Design lab1, start of the top module:
module lab1 #
(
	parameter WIDTHIN = 16,		 
	parameter WIDTHOUT = 32,	 
	parameter [WIDTHIN-1:0] A0 = 16'b01_00000000000000,  
	parameter [WIDTHIN-1:0] A1 = 16'b01_00000000000000,  
	parameter [WIDTHIN-1:0] A2 = 16'b00_10000000000000,  
	parameter [WIDTHIN-1:0] A3 = 16'b00_00101010101010,  
	parameter [WIDTHIN-1:0] A4 = 16'b00_00001010101010,  
	parameter [WIDTHIN-1:0] A5 = 16'b00_00000010001000   
)
(
	input clk,
	input reset,	
	input i_valid,
	input i_ready,
	output o_valid,
	output o_ready,
	input [WIDTHIN-1:0] i_x,
	output [WIDTHOUT-1:0] o_y
);
logic [WIDTHIN-1:0] x;	 
logic [WIDTHOUT-1:0] y_Q;	 
logic valid_Q1;		 
logic valid_Q2;		 
logic valid_Q3;
logic valid_Q4;
logic valid_Q5;
logic valid_Q6;
logic valid_Q7;
logic [WIDTHOUT-1:0] ans;	
logic enable;
logic [WIDTHOUT-1:0] m0_out;  
logic [31:0] m0_res; 
logic [WIDTHOUT-1:0] a0_out;  
logic [WIDTHOUT-1:0] m1_out;  
logic [47:0] m1_res;
logic [WIDTHOUT-1:0] a1_out;  
logic [WIDTHOUT-1:0] m2_out;  
logic [47:0] m2_res; 
logic [WIDTHOUT-1:0] a2_out;  
logic [WIDTHOUT-1:0] m3_out;  
logic [47:0] m3_res;
logic [WIDTHOUT-1:0] a3_out;  
logic [WIDTHOUT-1:0] m4_out;  
logic [47:0] m4_res;
logic [WIDTHOUT-1:0] a4_out;  
logic [WIDTHOUT-1:0] y_D;
logic [15:0] A5_reg;
logic [31:0] A4_reg;
logic [31:0] A3_reg;
logic [31:0] A2_reg;
logic [31:0] A1_reg;
logic [31:0] A0_reg;
logic [WIDTHIN-1:0] x1;
logic [WIDTHIN-1:0] x2;
logic [WIDTHIN-1:0] x3;
logic [WIDTHIN-1:0] x4;
logic [WIDTHOUT-1:0] F1;
logic [WIDTHOUT-1:0] F2;
logic [WIDTHOUT-1:0] F3;
logic [WIDTHOUT-1:0] F4;
always_comb begin
		m0_res = A5_reg * x;
		m0_out = {3'b000, m0_res [31:3]};
		a0_out = m0_out + A4_reg;
		m1_res = F4 * x4;
		m1_out = m1_res[45:14];
		a1_out = m1_out + A3_reg;
		m2_res = F3 * x3;
		m2_out = m2_res[45:14];
		a2_out = m2_out + A2_reg;
		m3_res = F2 * x2;
		m3_out = m3_res[45:14];
		a3_out = m3_out + A1_reg;
  ...
For scale: ~54 I/O pins, about 0.064 mm2 of cells after synthesis.
export LEC_CHECK = 0
export CAP_MARGIN = 10
export CORE_MARGIN = 2
export CORE_UTILIZATION = 72
export CTS_CLUSTER_SIZE = 37
export SETUP_SLACK_MARGIN = -0.62
export SLEW_MARGIN = 20
create_clock -name core_clock -period 6.45 [get_ports {clk}]
run.sh (not shown) runs the stock make flow with config.mk's settings and CLKGATE_MAP_FILE=.
The baseline finished but fails on setup timing.
Rerun with:
- CAP_MARGIN: 10 -> 20
- CORE_UTILIZATION: 72 -> 40
- CTS_CLUSTER_SIZE: 37 -> default
- SETUP_SLACK_MARGIN: -0.62 -> default
- clock period: 6.45 -> 7.83 ns (I/O delays scaled with it)
=> The changed run went through all stages and came out clean; final area shrinks by 6.2%; first-iteration DRC count shrinks by 32%; global-route usage shrinks by 16 points; worst setup slack improved by 1300 ps; routed wire length shrinks by 0.63%.
Rerun with:
- SETUP_SLACK_MARGIN: default -> 2.28
Register-to-register slack improves by 380 ps.
Cell count increases by a few percent.
Clock-buffer cell count increases by 3.
Routed wire length increases by a few percent.
Utilization increases by 5.4 points.
Fmax increases by a few percent.
Non-clock buffer count increases by 455.
Cell area increases by roughly a tenth.
Synthesized area does not change.
Hold slack improves by 3.8 ps.
Rerun with:
- CORE_UTILIZATION: 40 -> 59
- SETUP_SLACK_MARGIN: 2.28 -> default
- clock period: 7.83 -> 5.45 ns (I/O delays scaled with it)
Effect: The new run completed, yet does not pass: setup timing. Cell count shrinks by a few percent. Core utilization rises by 26 points. Global-route usage came out higher by 11 points. Via count goes up by a few percent. Area after synthesis does not change. Worst hold slack degrades by 7.7 ps. Worst setup slack loses 2300 ps.
